==> flow/design.v <==
`timescale 1ns / 1ps
module decoder(
    input [1:0] in,
    output reg [3:0] out
    );
    always @(*) begin
        case(in)
            2'b00: out = 4'b1000;
            2'b01: out = 4'b0100;
            2'b10: out = 4'b0010;
            2'b11: out = 4'b0001;
        endcase
    end
endmodule
`timescale 1ns / 1ps
module ARITHMATIC_UNIT #(parameter width = 16)(
    input [width - 1:0] A,
    input [width - 1:0] B,
    input [1:0] ALU_FUN,
    input clk,rst,
    input Arith_Enable,
    output reg [width - 1:0] Arith_OUT,
    output reg Carry_OUT,
    output reg Arith_Flag
    );
    always@(posedge clk or negedge rst) begin
        if (!rst) begin
            Arith_OUT <= 0;
            Arith_Flag <= 0;
            Carry_OUT <= 0;        
        end
        else if (Arith_Enable) begin
            Arith_OUT <= 0;
            Carry_OUT <= 0;
            Arith_Flag <= 1;
            case (ALU_FUN)
                2'b00:
                begin
                    {Carry_OUT,Arith_OUT} <= A+B;
                end
                2'b01:
                begin
                    {Carry_OUT,Arith_OUT} <= A-B;
                end
                2'b10:
                begin
                    {Carry_OUT,Arith_OUT} <= A*B;
                end                
                2'b11:
                begin
                    {Carry_OUT,Arith_OUT} <= (B == 0) ? {1'b0, {width{1'b1}}} : A/B;
                end                
            endcase
        end
        else begin
            Arith_OUT <= 0;
            Arith_Flag <= 0;
            Carry_OUT <= 0;            
        end
    end
endmodule
`timescale 1ns / 1ps
module Logic_Unit #(parameter width = 16)(
    input [width - 1:0] A,
    input [width - 1:0] B,
    input [1:0] ALU_FUN,
    input clk,rst,
    input Logic_Enable,
    output reg [width - 1:0] Logic_OUT,
    output reg Logic_Flag
    );
 always@(posedge clk or negedge rst) begin
        if (!rst) begin
            Logic_OUT <= 0;
            Logic_Flag <= 0;
        end
        else if (Logic_Enable) begin
            Logic_OUT <= 0;
            Logic_Flag <= 1;
            case (ALU_FUN)
                2'b00:
                begin
                    Logic_OUT <= A&B;
                end
                2'b01:
                begin
                    Logic_OUT <= A|B;
                end
                2'b10:
                begin
                    Logic_OUT <= ~(A&B);
                end                
                2'b11:
                begin
                    Logic_OUT <= ~(A|B);
                end                
            endcase
        end
        else begin
            Logic_OUT <= 0;
            Logic_Flag <= 0;
        end
    end
endmodule
`timescale 1ns / 1ps
module CMP_Unit #(parameter width = 16)(
    input [width - 1:0] A,
    input [width - 1:0] B,
    input [1:0] ALU_FUN,
    input clk,rst,
    input CMP_Enable,
    output reg [width - 1:0] CMP_OUT,
    output reg CMP_Flag
    );
always@(posedge clk or negedge rst) begin
        if (!rst) begin
            CMP_OUT <= 0;
            CMP_Flag <= 0;
        end
        else if (CMP_Enable) begin
            CMP_OUT <= 0;
            CMP_Flag <= 1;
            case (ALU_FUN)
                2'b00:
                begin
                    CMP_OUT <= 0;
                end
                2'b01:
                begin
                    CMP_OUT <= (A==B);
                end
                2'b10:
                begin
                    CMP_OUT <= (A>B)? 2:0;
                end                
                2'b11:
                begin
                    CMP_OUT <= (A<B)? 3:0;
                end                
            endcase
        end
        else begin
            CMP_OUT <= 0;
            CMP_Flag <= 0;
        end
    end
endmodule
`timescale 1ns / 1ps
module Shift_Unit #(parameter width = 16)(
    input [width - 1:0] A,
    input [width - 1:0] B,
    input [1:0] ALU_FUN,
    input clk,rst,
    input Shift_Enable,
    output reg [width - 1:0] Shift_OUT,
    output reg Shift_Flag
    );
always@(posedge clk or negedge rst) begin
        if (!rst) begin
            Shift_OUT <= 0;
            Shift_Flag <= 0;
        end
        else if (Shift_Enable) begin
            Shift_OUT <= 0;
            Shift_Flag <= 1;
            case (ALU_FUN)
                2'b00:
                begin
                    Shift_OUT <= A>>1;
                end
                2'b01:
                begin
                    Shift_OUT <= A<<1;
                end
                2'b10:
                begin
                    Shift_OUT <= B>>1;
                end                
                2'b11:
                begin
                    Shift_OUT <= B<<1;
                end                
            endcase
        end
        else begin
            Shift_OUT <= 0;
            Shift_Flag <= 0;
        end
    end
endmodule
`timescale 1ns / 1ps
module ALU_TOP #(parameter width = 16)(
    input [width - 1:0] A,
    input [width - 1:0] B,
    input [3:0] ALU_FUN,
    input clk,rst,
    output  [width - 1:0] Arith_OUT,
    output  Carry_OUT,
    output  Arith_Flag,
    output  [width - 1:0] Logic_OUT,
    output  Logic_Flag,
    output  [width - 1:0] CMP_OUT,
    output  CMP_Flag,
    output  [width - 1:0] Shift_OUT,
    output  Shift_Flag
    );
wire [3:0] enables;
decoder d0 (ALU_FUN[3:2],enables);
ARITHMATIC_UNIT #(width) d1 (A,B,ALU_FUN[1:0],clk,rst,enables[3],Arith_OUT,Carry_OUT,Arith_Flag);
Logic_Unit #(width) d2 (A,B,ALU_FUN[1:0],clk,rst,enables[2],Logic_OUT,Logic_Flag);
CMP_Unit #(width) d3 (A,B,ALU_FUN[1:0],clk,rst,enables[1],CMP_OUT,CMP_Flag);
Shift_Unit #(width) d4 (A,B,ALU_FUN[1:0],clk,rst,enables[0],Shift_OUT,Shift_Flag);
endmodule
==> flow/config.mk <==
export PLATFORM = sky130hd
export DESIGN_NAME = ALU_TOP
export DESIGN_NICKNAME = ALU_TOP
export VERILOG_FILES = /design/flow/design.v
export SDC_FILE = /design/flow/constraint.sdc
export NUM_CORES = 4
export LEC_CHECK = 0
export CAP_MARGIN = 20
export CELL_PAD_IN_SITES_GLOBAL_PLACEMENT = 1
export CORE_ASPECT_RATIO = 0.54
export CORE_MARGIN = 3
export CORE_UTILIZATION = 40
export GPL_ROUTABILITY_DRIVEN = 0
export SETUP_SLACK_MARGIN = 5.0
export SLEW_MARGIN = 20
==> flow/constraint.sdc <==
create_clock -name core_clock -period 33.0 [get_ports {clk}]
set_input_delay 6.6000 -clock core_clock [delete_from_list [all_inputs] [get_ports {clk}]]
set_output_delay 6.6000 -clock core_clock [all_outputs]
set_load 0.01 [all_outputs]
run.sh (not shown) runs the stock make flow with config.mk's settings and CLKGATE_MAP_FILE=.
Next try:
Settings changed: CELL_PAD_IN_SITES_GLOBAL_PLACEMENT 1 to default, CORE_ASPECT_RATIO 0.54 to default, CORE_MARGIN 3 to 2, GPL_ROUTABILITY_DRIVEN 0 to default, SETUP_SLACK_MARGIN 5.0 to 4.62.
Clock period 33.0 ns to 32.5 ns, I/O delays scaled along.
=>
- global-route usage went down by 2.0 points
- synthesized cell count stays the same
- non-clock buffer count goes down by 36
- total power falls by 2.5%
- via count hardly moves
- utilization shrinks by 2.7 points
- worst setup slack is better by 0.093 ns
- cell count fell by 0.98%
- clock power came out lower by 16%
- wire length falls by 9.6%
- clock-buffer cell count rises by 1
Next try:
Settings changed: CORE_UTILIZATION 40 to 71, PLACE_DENSITY from default to 0.36, SETUP_SLACK_MARGIN 4.62 to default.
Clock period 32.5 ns to 12.0 ns, I/O delays scaled along.
The new run ended with an error in clock tree synthesis (4_1_cts).
Die area came out lower by 43%.
Synthesized area stays the same.
Synthesized cell count stays the same.
Next try:
Settings changed: CORE_UTILIZATION 71 to 40, PLACE_DENSITY 0.36 to default.
Clock period 12.0 ns to 32.5 ns, I/O delays scaled along.
The new run finished clean.
Synthesized cell count is unchanged.
Synthesized area is unchanged.
Die size increases by 75%.
Power is estimated from default activity; no workload was simulated.
